== run 1 ==
// booth_walloc
module booth_walloc# (parameter COMPUTER_WIDTH=32,parameter WIDTH =COMPUTER_WIDTH+2)
(
  input               clk           ,
  input               reset         ,
  input  [COMPUTER_WIDTH:0] src1,
  input  [COMPUTER_WIDTH:0] src2,
  input         in_valid,
  output reg    in_ready,
  output reg    out_valid,
  output [COMPUTER_WIDTH*2-1:0] result
);
reg [WIDTH-1:0] multiplier;
reg [WIDTH*2-1:0] multiplicand;
reg first_doing;
wire ready_to_doing;
assign ready_to_doing = in_ready && in_valid;
always@(posedge clk ) begin
      if (reset ) begin
        in_ready <=1'b0;
      end
      else begin
        in_ready<=1'b1;
      end
      if (ready_to_doing) begin
        first_doing<=1'b1;
      end
      else begin
        first_doing <= 1'b0;
      end
      out_valid <= first_doing;
end
always @(posedge clk ) begin
  if (ready_to_doing) begin
    multiplicand <= {{WIDTH{src1[COMPUTER_WIDTH]}},src1};
    multiplier <= {src2[COMPUTER_WIDTH],src2};
  end
end
wire [1155:0] part_group;
wire [16:0]   part_cout;
booth_partial part0 (.x_src (multiplicand), .y_src({multiplier[1:0],1'b0}), 
  ...
For scale: roughly 5200 cells after synthesis, roughly 200 flip-flops.
clock: 7.56 ns
lec_check: 0
abc_area: 1
cap_margin: 20
cell_pad_in_sites_global_placement: 3
core_aspect_ratio: 0.59
core_margin: 9
core_utilization: 19
cts_cluster_diameter: 189
cts_cluster_size: 41
gpl_routability_driven: 1
gpl_timing_driven: 1
max_routing_layer: met4
min_routing_layer: met1
place_density_lb_addon: 0.28
slew_margin: 20
tns_end_percent: 50
run.sh (not shown) runs the stock make flow with config.mk's settings and CLKGATE_MAP_FILE=.
The inputs of run 2 differ from those of run 1 as listed below.
Settings: CORE_ASPECT_RATIO: 0.59 -> unset; MAX_ROUTING_LAYER: met4 -> unset; GPL_TIMING_DRIVEN: 1 -> unset; PLACE_DENSITY_LB_ADDON: 0.28 -> unset; MIN_ROUTING_LAYER: met1 -> unset; ABC_AREA: 1 -> unset; CTS_CLUSTER_DIAMETER: 189 -> unset; GPL_ROUTABILITY_DRIVEN: 1 -> unset; CORE_MARGIN: 9 -> 2; CORE_UTILIZATION: 19 -> 40; TNS_END_PERCENT: 50 -> unset; CELL_PAD_IN_SITES_GLOBAL_PLACEMENT: 3 -> unset; CTS_CLUSTER_SIZE: 41 -> unset; the clock period (ns, I/O delays scaled along): 7.56 -> 7.5.
## What came out
- Run 2 closes out successfully: all stages finished, all timing, DRC and antenna checks passed.
- Run 1 ran to completion and came out clean on the timing, DRC and antenna checks.
- Starting utilization of the core area: run 1 and run 2 compared, lower one is run 1
- Run 2 reports its layer with the highest usage after global routing as met2 while run 1 reports met1.
- Minimum setup slack after placement in run 2 is 0.017 ns higher than in run 1
- Run 2 ended with less post-synthesis cell count from yosys than run 1.
- Relative to run 1, number of antenna cells inserted has decreased by 4 in run 2.
- ~same sequential element share of the synthesized area in run 1 and run 2
- Delta(final cell area excluding filler cells, run 2 - run 1) < 0
- Fraction of area in registers sits higher in run 2 than in run 1.
- Run 2: proportion of power drawn by the clock network is 1.0 points lower than what run 1 reported.
Input changes introduced in run 3 (baseline for comparison: run 2):
Settings: CORE_ASPECT_RATIO: unset -> 0.5; CORE_UTILIZATION: 40 -> 56; TNS_END_PERCENT: unset -> 10; CTS_CLUSTER_DIAMETER: unset -> 228; CTS_CLUSTER_SIZE: unset -> 100.
## What came out
Looking at setup slack, run 3 sits below run 2. As far as clock share of power is concerned, run 2 and run 3 perform about the same. Total power (run 3 over run 2): increase, 2.3%. Cell count: run 3 lower than run 2.
--- input diff run 3..run 4 ---
Settings: a change of CTS_CLUSTER_DIAMETER from 228 to 378; a change of CTS_CLUSTER_SIZE from 100 to 62; a deleted CORE_ASPECT_RATIO that had been 0.5; a deleted TNS_END_PERCENT that had been 10; a change of the clock period (ns, I/O delays scaled along) from 7.5 to 6.4.
==> results <==
- Higher die boundary height among run 3 and run 4: run 4
- Lower delay contributed by the slowest stage of the critical path was reported by run 4, not run 3.
- Fraction of met2 tracks used by global routing (lower): run 4
- Wire length of the first global-routing pass in run 4 vs run 3: down 3.2%
- Run 4 vs. run 3: data arrival at the endpoint of the critical path went down by 0.68 ns.
- Per the comparison of run 4 with run 3, number of synthesized register bits held steady; share of the clock period used by the worst path higher.
- Relative to run 3, the cell area measured on run 4 has increased slightly.
- Post-synthesis cell count from yosys: run 4 vs run 3 — no meaningful difference
- Fraction of power spent switching nets ends up higher on run 3.
- Between run 4 and run 3, it is run 4 whose signed area change from the synthesized netlist to the final layout is higher, by 1.4 points.
Power is estimated from default activity; no workload was simulated.
